Setup of north:
==> flow/design.v <==
`timescale 1ns / 1ps
module conv (
input [4:0] stride,
input  conv_enable, 
output reg [18:0] address1 , address2, write_address,
output reg end_reach, full_conv_end, dot_sum_end,
input clk,
input reset,
input [9:0] w1 ,h1,w2,h2,
output reg [9:0] width, height
  );
reg [9:0] H1_index_outer , V1_index_outer ;
reg [5:0]	v1_index_inner , h1_index_inner ;
reg dot_sum_start ;
always @ (posedge clk) begin	 
		if (reset) begin
			H1_index_outer = 0;
			V1_index_outer = 0;
			v1_index_inner = 0;
			h1_index_inner = 0;
			address1 = 0;
			address2 = 0;
			write_address = 0;
			end_reach = 0;
			dot_sum_end = 0;
			dot_sum_start = 1;
			full_conv_end = 0;
			width = 0;
			height = 0;
		end
		else if (conv_enable) begin
				if (dot_sum_start) begin
						v1_index_inner = 0;
						h1_index_inner = 0;
						dot_sum_start = 0;
						dot_sum_end =0;
				end	
				if (!full_conv_end) begin
					address1 = address1 + 2'b01;
					h1_index_inner = h1_index_inner + 2'b01 ;
					if (h1_index_inner == w2) begin			 
						v1_index_inner = v1_index_inner + 1;
						h1_index_inner = 6'b0;								
						address1 = (v1_index_inner + V1_index_outer )* w1 + H1_index_outer;
					end	
					if (v1_index_inner == h2) begin			 
						H1_index_outer = H1_index_outer + stride;
						address1 = V1_index_outer * w1 + H1_index_outer ;
						dot_sum_start = 1;
						dot_sum_end =1;
						v1_index_inner = 6'b0;
					end
					if ((H1_index_outer + w2) > w1	) begin		 
						width = H1_index_outer;
						dot_sum_start = 1;
						V1_index_outer = V1_index_outer + stride;
						H1_index_outer = 10'b0000000000;
						address1 = V1_index_outer * w1;
					end
					if (address1 == h1*w1 ) 		full_conv_end = 1;		 
					if ((address1 + 1) == h1*w1 ) 		height = V1_index_outer + 1;
					address2 = v1_index_inner*w2 + h1_index_inner;
					if (dot_sum_start)	write_address	= write_address + 1;
				end
		end
    end
endmodule 
Settings: LEC_CHECK=0, CAP_MARGIN=20, CORE_ASPECT_RATIO=0.5, CORE_MARGIN=2, CORE_UTILIZATION=72, CTS_CLUSTER_DIAMETER=294, CTS_CLUSTER_SIZE=97, PLACE_DENSITY=0.42, SETUP_SLACK_MARGIN=1.46, SLEW_MARGIN=20, TNS_END_PERCENT=30; clock period 6.1 ns.
run.sh (not shown) runs the stock make flow with config.mk's settings and CLKGATE_MAP_FILE=.
north failed in clock tree synthesis (4_1_cts) with DPL-0033.
Relative to north, the following input files were edited for south:
Settings: clearing TNS_END_PERCENT, which used to be 30; clearing PLACE_DENSITY, which used to be 0.42; clearing CORE_ASPECT_RATIO, which used to be 0.5; swapping 294 for 327 in CTS_CLUSTER_DIAMETER; swapping 97 for 96 in CTS_CLUSTER_SIZE; clearing SETUP_SLACK_MARGIN, which used to be 1.46; swapping 6.1 for 9.5 in the clock period (ns, I/O delays scaled along).
==> comparison <==
Between south and north, it is south whose weighted congestion at the end of routability-driven global placement is lower, by about 1.8%.
Number of cells after detailed placement (higher): north
The pre-CTS setup slack reported for south is greater than that of north by 2.40 ns.
The layout from south, despite a flow that completed every stage, fails the layout checks, with the failing checks listed as negative setup slack.
Between south and north, it is south whose detailed placer's ending HPWL is lower, by 17%.

========
RTL: the design.v shown in full above, as it stands there.
Settings: LEC_CHECK=0, CAP_MARGIN=20, CORE_MARGIN=2, CORE_UTILIZATION=40, SLEW_MARGIN=20; clock period 5.94 ns.
The starting point finished with setup timing left.
==> next run, changes <==
--- a/flow/config.mk
+++ b/flow/config.mk
@@ -9,3 +9,3 @@
 export CORE_MARGIN = 2
-export CORE_UTILIZATION = 40
+export CORE_UTILIZATION = 58
 export SLEW_MARGIN = 20
==> flow/constraint.sdc (replaced) <==
create_clock -name core_clock -period 8.79 [get_ports {clk}]
set_input_delay 1.7580 -clock core_clock [delete_from_list [all_inputs] [get_ports {clk}]]
set_output_delay 1.7580 -clock core_clock [all_outputs]
set_load 0.01 [all_outputs]
After rerunning: The new run finished but failed the layout checks on setup timing. Setup slack improved by 2.6 ns. Die area falls by 31%. Register-to-register slack improves by 2.6 ns. Flip-flop count stays the same.
==> next run, changes <==
--- a/flow/config.mk
+++ b/flow/config.mk
@@ -9,3 +9,3 @@
 export CORE_MARGIN = 2
-export CORE_UTILIZATION = 58
+export CORE_UTILIZATION = 40
 export SLEW_MARGIN = 20
==> flow/constraint.sdc (replaced) <==
create_clock -name core_clock -period 10.6 [get_ports {clk}]
set_input_delay 2.1200 -clock core_clock [delete_from_list [all_inputs] [get_ports {clk}]]
set_output_delay 2.1200 -clock core_clock [all_outputs]
set_load 0.01 [all_outputs]
Effect:
- The changed run passed the timing, design-rule and antenna checks
- cell count goes down by 2.3%
- global-route usage came out lower by 11 points
- synthesized cell count is unchanged
- setup slack gains 0.89 ns
- register-to-register slack gets better by 1.0 ns
- first-iteration DRC count is lower by 22%
- total power decreases by 33%
- combinational power went down by 37%
- cell area fell by 10%

========
Starts from the design.v that is shown in full above.
Settings: LEC_CHECK=0, ABC_AREA=0, CAP_MARGIN=20, CORE_ASPECT_RATIO=1.22, CORE_MARGIN=10, CORE_UTILIZATION=40, CTS_CLUSTER_DIAMETER=252, CTS_CLUSTER_SIZE=34, GPL_ROUTABILITY_DRIVEN=0, GPL_TIMING_DRIVEN=0, HOLD_SLACK_MARGIN=-0.04, SLEW_MARGIN=20, TNS_END_PERCENT=15; clock period 5.94 ns.
The baseline finished but fails on setup timing.
Next try:
- ABC_AREA: 0 -> not set
- CORE_ASPECT_RATIO: 1.22 -> not set
- CORE_MARGIN: 10 -> 2
- CTS_CLUSTER_DIAMETER: 252 -> not set
- CTS_CLUSTER_SIZE: 34 -> not set
- GPL_ROUTABILITY_DRIVEN: 0 -> not set
- GPL_TIMING_DRIVEN: 0 -> not set
- HOLD_SLACK_MARGIN: -0.04 -> not set
- TNS_END_PERCENT: 15 -> not set
- clock period: 5.94 -> 11.0 ns (I/O delays scaled with it)
With this change the flow finished clean; area after synthesis does not change; clock power went down by about 46%; clock skew barely changes; routed wire length came out lower by about 13%; worst setup slack improves by 3.9 ns; first-iteration DRC count goes down by about 8%; register-to-register slack is better by 4.0 ns; power goes down by 52%; die size is lower by 12%; clock-buffer cell count is unchanged.
Next try:
- CORE_UTILIZATION: 40 -> 65
- CTS_CLUSTER_DIAMETER: not set -> 389
- CTS_CLUSTER_SIZE: not set -> 98
Effect: With this change the flow finished but failed the layout checks on antenna rules; wire length falls by 8.2%; count of clock-buffer cells in the layout rises by 2; via count rises by 1.3%; area after synthesis does not change; global-route usage rises by 12 points; hold slack got worse by 0.013 ns; power stays flat; combinational power is about the same; clock skew falls by 0.0049 ns; setup slack improved by 0.013 ns.
Next try:
- CORE_UTILIZATION: 65 -> 58
- CTS_CLUSTER_DIAMETER: 389 -> not set
- CTS_CLUSTER_SIZE: 98 -> not set
- clock period: 11.0 -> 8.5 ns (I/O delays scaled with it)
After rerunning:
- With this change the flow reached the layout checks and failed them: setup timing
- total power increases by 68%
- synthesized cell count stays the same
- clock power increases by 39%
- clock skew barely changes
- setup slack loses 1.4 ns
- wire length increases by 20%
- sequential share of layout area decreases by 1.3 points
- via count increases by 12%
- global-route usage increases by 1.8 points
- design area increases by 18%
- non-clock buffer count increases by 493

========
== job 6101 ==
// conv: RTL as listed in full above, without the edits since
export LEC_CHECK = 0
export CAP_MARGIN = 20
export CORE_MARGIN = 2
export CORE_UTILIZATION = 58
export CTS_CLUSTER_DIAMETER = 237
export CTS_CLUSTER_SIZE = 98
export SLEW_MARGIN = 20
create_clock -name core_clock -period 11.0 [get_ports {clk}]
### job 6101 -> job 605
- CTS_CLUSTER_DIAMETER: 237 -> unset
- CTS_CLUSTER_SIZE: 98 -> unset
- CORE_UTILIZATION: 58 -> 11
- the clock period (ns, I/O delays scaled along): 11.0 -> 13.7
Findings:
Between job 6101 and job 605, area of the core region is lower for job 6101, job 605 comes in above that.
Compared with job 6101, job 605 shows number of cells on the critical path higher by about 3%.
Compared with job 6101, job 605 shows a higher number of cells after detailed placement.
Compared with job 6101, total wirelength of the detailed-routed design in job 605 increased by more than 10%.
In the flow results for job 6101 and job 605, the number of diodes is larger on job 605.
Going from job 6101 to job 605, wire length of the first global-routing pass grows by 19000 um.
Job 605 — clock group share of total power 0.4 points higher, job 6101 as reference
Multi-input gate area in the final layout: job 6101 vs job 605, no meaningful difference
Setup slack: job 605 more than job 6101
Relative to job 605, the following input files were edited for job 7384:
- CORE_UTILIZATION changed from 11 to 58
- the clock period (ns, I/O delays scaled along) changed from 13.7 to 5.9
[summary]
Diff job 7384..job 605 | total number of multi-input combinational cells | negligible
Comparing sequential power for job 7384 and job 605, the smaller number came from job 605.
Job 7384 ended with less clock group share of total power than job 605.
Compared job 7384 vs job 605, and switching portion of total power is down in job 7384.
Job 7384: complete, dirty (setup timing)
Of the two values seen for slowest cell on the critical path, sky130_fd_sc_hd__a2111oi_4 was produced by job 7384 and sky130_fd_sc_hd__a2111oi_1 by job 605.
Here is what was changed in the inputs of job 4179 compared with job 7384.
- an added ABC_AREA of 1
- a change of CORE_UTILIZATION from 58 to 72
- a change of CAP_MARGIN from 20 to 0
- an added CTS_CLUSTER_DIAMETER of 211
- an added CTS_CLUSTER_SIZE of 100
- an added TNS_END_PERCENT of 10
[summary]
The flow ended early for job 4179: it failed with a tool error in global routing. Between job 4179 and job 7384, count of placed standard cells including taps is lower for job 7384, job 4179 comes in above that. Looking at number of setup buffers added after CTS, job 4179 sits about 16% below job 7384. Going from job 7384 to job 4179, half-perimeter wire length after placement grows by 15%. Going from job 7384 to job 4179, TritonCTS buffer count held steady; post-synthesis simple-gate area fraction increased by 1.9 points relative to the old numbers; cell count in the Yosys report now larger.
## Diff of input files: job 6781 against job 4179
- CAP_MARGIN changed from 0 to 40
- SETUP_SLACK_MARGIN newly set to -0.29
- TNS_END_PERCENT removed (was 10)
- the clock period (ns, I/O delays scaled along) changed from 5.9 to 8.4
Results
- Ran to the end and failed final checks on setup timing: job 6781.
- Seen in the log of job 4179: GRT-0116 during global routing, after which the run never completed.
- Higher global placement routability congestion goes to job 4179 over job 6781.
- Looking at job 6781 and job 4179, the count of mapped cells out of synthesis is a wash.
- Floorplan die area of job 4179 is on par with job 6781.
- Diff job 4179 -> job 6781: number of setup buffers added after CTS down 26, area of the placeable core flat.
- Reported for job 6781 and job 4179, quantity of hold-fixing buffers added after cts turned out identical to the last digit.
- Job 6781: final HPWL from detailed placement lower than job 4179
Here is what was changed in the inputs of job 8980 compared with job 6781.
- CTS_CLUSTER_DIAMETER removed (was 211)
- SETUP_SLACK_MARGIN removed (was -0.29)
- CTS_CLUSTER_SIZE removed (was 100)
- CORE_UTILIZATION changed from 72 to 65
- MAX_ROUTING_LAYER newly set to met4
- CAP_MARGIN changed from 40 to 20
- ABC_AREA removed (was 1)
- the clock period (ns, I/O delays scaled along) changed from 8.4 to 8.8
==> results <==
Job 8980: all stages done; final checks FAILED (setup timing). Job 8980 vs. job 6781: clock latency reported for the late side of the worst-skew pair about even; antenna cell count rose 2; sum of met2 wire segment lengths after detailed routing fell 4.9%; final total power fell 24%.
No activity file was given, so power comes from the tool's default toggle rates.
